==> flow/design.v <==
module division(input clk, input rst, input start, input [31:0] dividendo, divisor,
                output [31:0] cociente, residuo, output done);
reg [31:0] shift_register;
reg [31:0] pre_divisor;
reg [31:0] cont;
reg idle;                       
reg done_r;                     
reg [15:0] resta, pre_cocido, res, cocido;
always @ (posedge clk) begin
  done_r <= 1'b0;
  if (rst) begin
    idle = 1'b1;
  end else if (idle) begin
    if (start) begin
      cont = 32'b0;
      shift_register = {8'b0, dividendo[15:0]};
      pre_cocido = 16'b0;
      pre_divisor = divisor;
      shift_register = shift_register << 1;
      cont = cont + 1'b1;
      idle = 1'b0;
    end
  end else begin
    if (cont < 5'd17) begin
      if (shift_register[31:16] < pre_divisor[15:0]) begin
        pre_cocido = pre_cocido << 1;
      end else begin
        resta = shift_register[31:16] - pre_divisor[15:0];
        pre_cocido = pre_cocido << 1;
        pre_cocido[0] = 1'b1;
        shift_register[31:16] = resta;
      end
      shift_register = shift_register << 1;
      cont = cont + 1'b1;
    end else begin
      cocido = pre_cocido;
      res = shift_register[31:16]>>1;
      idle = 1'b1;
      done_r <= 1'b1;
    end
  end
end
assign cociente = {16'b0, cocido};
assign residuo = {16'b0, res};
assign done = done_r;
endmodule
clock: 3.96 ns
lec_check: 0
abc_area: 0
cap_margin: 0
cell_pad_in_sites_detail_placement: 2
cell_pad_in_sites_global_placement: 3
core_margin: 9
core_utilization: 41
cts_cluster_diameter: 233
cts_cluster_size: 98
gpl_timing_driven: 1
hold_slack_margin: 0.18
max_routing_layer: met4
place_density_lb_addon: 0.05
setup_slack_margin: 0.86
slew_margin: 35
run.sh (not shown) runs the stock make flow with config.mk's settings and CLKGATE_MAP_FILE=.
The first run finished clean.
Next try:
Settings changed: CORE_MARGIN 9 to 4, CORE_UTILIZATION 41 to 56, SLEW_MARGIN 35 to 20.
Outcome: With this change the flow never finished: it broke off in global placement without I/O (3_1_place_gp_skip_io) with FLW-0024. Synthesized cell count stays the same. Area after synthesis stays the same. Die area is lower by 35%.
Next try:
Settings changed: CELL_PAD_IN_SITES_DETAIL_PLACEMENT 2 to unset, CORE_UTILIZATION 56 to 26, CTS_CLUSTER_SIZE 98 to unset, GPL_TIMING_DRIVEN 1 to 0, MAX_ROUTING_LAYER met4 to unset, SETUP_SLACK_MARGIN 0.86 to unset.
Effect: Now the flow finished clean. Area after synthesis stays the same. Die area increases by 110%. Synthesized cell count stays the same.
Next try:
Settings changed: CELL_PAD_IN_SITES_DETAIL_PLACEMENT set to 2, CORE_MARGIN 4 to 9, CORE_UTILIZATION 26 to 56, CTS_CLUSTER_SIZE set to 98, GPL_ROUTABILITY_DRIVEN set to 0, GPL_TIMING_DRIVEN 0 to 1, MAX_ROUTING_LAYER set to met4, MIN_ROUTING_LAYER set to met2, SETUP_SLACK_MARGIN set to 0.86.
The changed run stopped in global placement without I/O (3_1_place_gp_skip_io).
Synthesized cell count stays the same.
Area after synthesis stays the same.
Die area is lower by about 40%.
Next try:
Settings changed: CAP_MARGIN 0 to 30, CELL_PAD_IN_SITES_DETAIL_PLACEMENT 2 to unset, CELL_PAD_IN_SITES_GLOBAL_PLACEMENT 3 to unset, CORE_MARGIN 9 to 4, CORE_UTILIZATION 56 to 26, CTS_CLUSTER_SIZE 98 to unset, GPL_ROUTABILITY_DRIVEN 0 to unset, GPL_TIMING_DRIVEN 1 to unset, HOLD_SLACK_MARGIN 0.18 to unset, MAX_ROUTING_LAYER met4 to unset, MIN_ROUTING_LAYER met2 to unset, PLACE_DENSITY_LB_ADDON 0.05 to 0.09, SETUP_SLACK_MARGIN 0.86 to unset.
Clock period 3.96 ns to 4.9 ns, I/O delays scaled along.
Effect:
- Now the flow produced a clean layout
- die area rose by 74%
- area after synthesis is unchanged
- synthesized cell count is unchanged

========
## ember
// division: RTL as listed in full above, without the edits since
clock: 2.74 ns
lec_check: 0
abc_area: 1
cap_margin: 20
core_margin: 2
core_utilization: 72
cts_cluster_diameter: 353
cts_cluster_size: 99
place_density: 0.6
slew_margin: 20
tns_end_percent: 5
> inputs changed (ember -> fjord)
--- a/flow/config.mk
+++ b/flow/config.mk
@@ -6,11 +6,7 @@
 export NUM_CORES = 4
 export LEC_CHECK = 0
-export ABC_AREA = 1
 export CAP_MARGIN = 20
 export CORE_MARGIN = 2
-export CORE_UTILIZATION = 72
-export CTS_CLUSTER_DIAMETER = 353
-export CTS_CLUSTER_SIZE = 99
+export CORE_UTILIZATION = 40
 export PLACE_DENSITY = 0.6
 export SLEW_MARGIN = 20
-export TNS_END_PERCENT = 5
==> flow/constraint.sdc <==
create_clock -name core_clock -period 4.42 [get_ports {clk}]
set_input_delay 0.8840 -clock core_clock [delete_from_list [all_inputs] [get_ports {clk}]]
set_output_delay 0.8840 -clock core_clock [all_outputs]
set_load 0.01 [all_outputs]
On proportion of power drawn by flip-flops and latches, the higher figure sits with fjord, not ember.
fjord — sequential share of layout area 5.1 points higher, ember as reference
Changes observed in fjord relative to ember: number of standard cells reported by yosys has decreased, power has decreased.
fjord vs ember — total power divided by cell area dropped by more than a quarter
Changes observed in fjord relative to ember: post-layout minimum cycle time rose 0.70 ns; synthesized cell count fell 37%; standard-cell row count has increased; final cell count down 24%; setup slack rose by 0.98 ns.
Comparing ember and fjord, the higher combined global-route utilization of all metal layers was measured on ember.
Of the two values seen for worst setup path endpoint, shift_register[18] was produced by ember and shift_register[25] by fjord.
Here is what was changed in the inputs of garnet compared with fjord.
--- a/flow/config.mk
+++ b/flow/config.mk
@@ -6,7 +6,9 @@
 export NUM_CORES = 4
 export LEC_CHECK = 0
+export ABC_AREA = 1
 export CAP_MARGIN = 20
 export CORE_MARGIN = 2
-export CORE_UTILIZATION = 40
+export CORE_UTILIZATION = 68
 export PLACE_DENSITY = 0.6
+export SETUP_SLACK_MARGIN = 0.13
 export SLEW_MARGIN = 20
==> flow/constraint.sdc <==
create_clock -name core_clock -period 2.46 [get_ports {clk}]
set_input_delay 0.4920 -clock core_clock [delete_from_list [all_inputs] [get_ports {clk}]]
set_output_delay 0.4920 -clock core_clock [all_outputs]
set_load 0.01 [all_outputs]
## What came out
Share of synthesized cell area in and-or and or-and compound cells in garnet is 0.42 points below fjord. Side by side, non-clock buffer count turned out higher in garnet than in fjord. garnet has worst setup slack below what fjord had. Compared with fjord, in garnet post-placement cell count went up 33%; routed wire length higher; global-route wire length before repair climbed about 40%; half-perimeter wire length after detailed placement higher. The non-clock buffer contribution to total cell area on garnet is in line with that on fjord. Re overall power: garnet and fjord aren't equal, and the lower value belongs to fjord. edfxtp_1 as the cell with the largest stage delay on the worst path was reported by garnet, and o22a_1 by fjord. Taking fjord as the reference point, the layout inverter count without the clock tree of garnet rises by about 400%. The worst hold slack of garnet and that of fjord are within noise of each other.
[inputs] juniper vs garnet
--- a/flow/config.mk
+++ b/flow/config.mk
@@ -9,5 +9,7 @@
 export CAP_MARGIN = 20
 export CORE_MARGIN = 2
-export CORE_UTILIZATION = 68
+export CORE_UTILIZATION = 72
+export CTS_CLUSTER_DIAMETER = 193
+export CTS_CLUSTER_SIZE = 95
 export PLACE_DENSITY = 0.6
 export SETUP_SLACK_MARGIN = 0.13
[summary]
juniper reports its worst setup path endpoint as shift_register[17] while garnet reports shift_register[19].
juniper and garnet ended up with roughly the same chip area estimate from yosys synthesis.
Compared with garnet, juniper improves internal power contribution.
Between garnet and juniper, the flow reports non-clock buffer instance count of the final layout decreasing by a few percent.
Per the comparison of juniper with garnet, share of the clock period used by the worst path dropped 1.8 points, highest fanout seen on the critical path dropped 1, combinational group share of total power barely changed, number of rows created at floorplan dropped 1, area growth from synthesis to layout dropped 0.69 points.
Between juniper and garnet, the path length in cells of the critical path does not differ in any meaningful way.
Sort garnet and juniper by non-clock buffer area fraction after layout desc -> top: garnet
> inputs changed (juniper -> zinc)
--- a/flow/config.mk
+++ b/flow/config.mk
@@ -6,11 +6,8 @@
 export NUM_CORES = 4
 export LEC_CHECK = 0
-export ABC_AREA = 1
 export CAP_MARGIN = 20
 export CORE_MARGIN = 2
 export CORE_UTILIZATION = 72
-export CTS_CLUSTER_DIAMETER = 193
-export CTS_CLUSTER_SIZE = 95
-export PLACE_DENSITY = 0.6
-export SETUP_SLACK_MARGIN = 0.13
+export CTS_CLUSTER_SIZE = 39
+export SETUP_SLACK_MARGIN = -0.05
 export SLEW_MARGIN = 20
==> results <==
From the logs: zinc reached the end of the flow and failed the layout checks with setup timing. Comparing juniper and zinc, total wirelength of the detailed-routed design is lower on juniper. Relative to juniper, the clock-buffer cell count of zinc is higher by 3. met1 usage in global routing down 0.72 points in zinc wrt juniper.
Inputs modified between zinc and amber:
--- a/flow/config.mk
+++ b/flow/config.mk
@@ -6,8 +6,11 @@
 export NUM_CORES = 4
 export LEC_CHECK = 0
+export ABC_AREA = 1
 export CAP_MARGIN = 20
 export CORE_MARGIN = 2
 export CORE_UTILIZATION = 72
-export CTS_CLUSTER_SIZE = 39
-export SETUP_SLACK_MARGIN = -0.05
+export CTS_CLUSTER_DIAMETER = 193
+export CTS_CLUSTER_SIZE = 10
+export PLACE_DENSITY = 0.6
+export SETUP_SLACK_MARGIN = -0.24
 export SLEW_MARGIN = 20
==> results <==
In amber relative to zinc, layout filler cell count had gone up by more than 100%.
Compared with zinc, amber shows a largest fanout on the critical path that is 9 higher.
Higher utilization among zinc and amber: zinc
The worst setup slack of amber was superior to that of zinc.
Across zinc and amber, a clean result was obtained everywhere but in zinc.
Final checks on zinc, whose flow otherwise completed, came back failing, citing setup timing.
[compare] base=zinc new=amber: proportion of power drawn by combinational gates shows no meaningful change, count of clock-net buffers in the final layout now sits lower, area of the chip grew by 13%.

========
Starts from the design.v that is shown in full above.
export LEC_CHECK = 0
export CAP_MARGIN = 15
export CELL_PAD_IN_SITES_GLOBAL_PLACEMENT = 3
export CORE_MARGIN = 2
export CORE_UTILIZATION = 40
export GPL_TIMING_DRIVEN = 0
export PLACE_DENSITY = 0.61
export SLEW_MARGIN = 25
create_clock -name core_clock -period 6.57 [get_ports {clk}]
The first run passed the timing, design-rule and antenna checks.
Rerun with:
==> flow/config.mk (replaced) <==
export PLATFORM = sky130hd
export DESIGN_NAME = division
export DESIGN_NICKNAME = division
export VERILOG_FILES = /design/flow/design.v
export SDC_FILE = /design/flow/constraint.sdc
export NUM_CORES = 4
export LEC_CHECK = 0
export CAP_MARGIN = 20
export CORE_MARGIN = 2
export CORE_UTILIZATION = 40
export PLACE_DENSITY = 0.6
export SLEW_MARGIN = 20
==> flow/constraint.sdc (replaced) <==
create_clock -name core_clock -period 10.0 [get_ports {clk}]
set_input_delay 2.0000 -clock core_clock [delete_from_list [all_inputs] [get_ports {clk}]]
set_output_delay 2.0000 -clock core_clock [all_outputs]
set_load 0.01 [all_outputs]
Result:
- The changed run produced a clean layout
- die area does not change
- non-clock buffer count fell by 48
- setup slack improves by 2.6 ns
- core utilization drops by 2.2 points
- global-route usage drops by 1.7 points
- first-iteration DRC count drops by a quarter to a third
- register-to-register slack is better by 3.2 ns
- routed wire length is lower by roughly a tenth
Rerun with:
--- a/flow/config.mk
+++ b/flow/config.mk
@@ -8,5 +8,7 @@
 export CAP_MARGIN = 20
 export CORE_MARGIN = 2
-export CORE_UTILIZATION = 40
+export CORE_UTILIZATION = 68
+export CTS_CLUSTER_DIAMETER = 399
+export CTS_CLUSTER_SIZE = 98
 export PLACE_DENSITY = 0.6
 export SLEW_MARGIN = 20
Effect:
- combinational power is about the same
- via count went up by 4.1%
- worst hold slack stays flat
- design area shrinks by 1.4%
- utilization rises by 35 points
- worst setup slack is worse by 0.17 ns
- clock power hardly moves
- non-clock buffer count does not change
- register-to-register slack degrades by 0.22 ns
- sequential cell count is unchanged
- total power is about the same
Rerun with:
--- a/flow/config.mk
+++ b/flow/config.mk
@@ -8,7 +8,6 @@
 export CAP_MARGIN = 20
 export CORE_MARGIN = 2
-export CORE_UTILIZATION = 68
-export CTS_CLUSTER_DIAMETER = 399
-export CTS_CLUSTER_SIZE = 98
+export CORE_UTILIZATION = 40
 export PLACE_DENSITY = 0.6
+export SETUP_SLACK_MARGIN = 1.24
 export SLEW_MARGIN = 20
==> flow/constraint.sdc (replaced) <==
create_clock -name core_clock -period 4.42 [get_ports {clk}]
set_input_delay 0.8840 -clock core_clock [delete_from_list [all_inputs] [get_ports {clk}]]
set_output_delay 0.8840 -clock core_clock [all_outputs]
set_load 0.01 [all_outputs]
Outcome: The changed run completed with no timing, DRC or antenna violations; sequential cell count stays the same; total power grows by 130%; routed wire length shrinks by 0.61%; clock skew shrinks by 0.0081 ns; via count shrinks by 2.0%; first-iteration DRC count grows by 24%; core utilization shrinks by 34 points; design area grows by 2.2%; die area grows by 67%; non-clock buffer count grows by 3; setup slack is worse by 4.0 ns.

========
== build 15 ==
Starts from the design.v that is shown in full above.
clock: 2.46 ns
lec_check: 0
cap_margin: 20
core_margin: 2
core_utilization: 69
cts_cluster_size: 40
setup_slack_margin: 0.73
slew_margin: 20
Build 15 did not finish; a tool error ended it in clock tree synthesis (4_1_cts).
Inputs modified between build 15 and build 57:
Settings: changing CORE_UTILIZATION from 69 to 72; changing SETUP_SLACK_MARGIN from 0.73 to 0.48; setting ABC_AREA to 1 for the first time; changing CTS_CLUSTER_SIZE from 40 to 72; setting PLACE_DENSITY to 0.95 for the first time.
### Flow results
When build 57 is set beside build 15, its yosys stat cell total turns out to be 59% larger.
Build 57: it failed with a tool error in global routing (5_1_grt), so there are no final results.
Note that the number of placement rows recorded for build 57 amounts to 1.06 times the value seen in build 15.
Weighted congestion at the end of routability-driven global placement ended up 5.1% higher on build 57 than on build 15.
What build 23 does differently from build 57 at the input level:
Settings: a deleted CTS_CLUSTER_SIZE that had been 72; a change of CORE_UTILIZATION from 72 to 68; a change of PLACE_DENSITY from 0.95 to 0.6; a change of SETUP_SLACK_MARGIN from 0.48 to 0.61.
### Flow results
- In build 23 the implementation completed, yet the final layout does not meet the checks, the culprit being setup timing.
- Diff build 57 and build 23: quantity of gates resized following cts higher in build 23
- Build 23 vs build 57 — post-DP HPWL dropped by a little under 10%
- Build 23 against build 57: maximum clock insertion buffer count neither gained nor lost much; post-CTS setup repair buffer count went up; post-synthesis instance total was more or less identical; vertical die dimension rose by about 2.8%.
The inputs of build 25 differ from those of build 23 as listed below.
Settings: swapping 0.6 for 0.64 in PLACE_DENSITY; swapping 0.61 for -0.19 in SETUP_SLACK_MARGIN; putting CTS_CLUSTER_SIZE at 72 where nothing was set; swapping 68 for 72 in CORE_UTILIZATION.
==> comparison <==
Looking at the reports, build 25 completed the entire flow and the layout it produced met the timing, design-rule and antenna checks.
Delta (build 25 minus build 23): total power decreased 280 uW, combinational share of power shows a reduction of 4.9 points.
[build 25 vs build 23] power per cell area: higher in build 25
Looking only at floorplan core area, and setting everything else aside, the lower value of build 23 and build 25 goes to build 25.
From build 23 to build 25 the numbers moved as follows: clock share of power rose 3.0 points, sequential share of power went up 2.0 points, portion of the clock cycle consumed by the worst path in the final layout saw a decrease, overall die width decreased about 2.7%.
Build 25 does better than build 23 on maximum resistive drop on vdd.
#### Input delta (build 36 over build 25)
Settings: swapping 72 for 10 in CTS_CLUSTER_SIZE; swapping 0.64 for 0.6 in PLACE_DENSITY; swapping -0.19 for -0.22 in SETUP_SLACK_MARGIN; putting CTS_CLUSTER_DIAMETER at 193 where nothing was set.
Results
Re number of buffers inserted during clock tree synthesis: no difference whatsoever between build 25 and build 36. As far as total detailed-routing wirelength goes, build 36 and build 25 are indistinguishable; the numbers are identical. Re time the worst path needs with I/O delays and setup: no difference whatsoever between build 36 and build 25. As far as cell count along the critical path goes, build 36 and build 25 are indistinguishable; the numbers are identical. Worst hold slack: build 25 vs build 36 identical. Reported for build 25 and build 36, via count of the first global-routing pass turned out identical to the last digit. Reported for build 25 and build 36, final area turned out identical to the last digit. Diff build 25 -> build 36: number of fillers in the final layout now sits at about the same level, final cell count now sits at about the same level, total power now sits at about the same level.
Power is estimated from default activity; no workload was simulated.
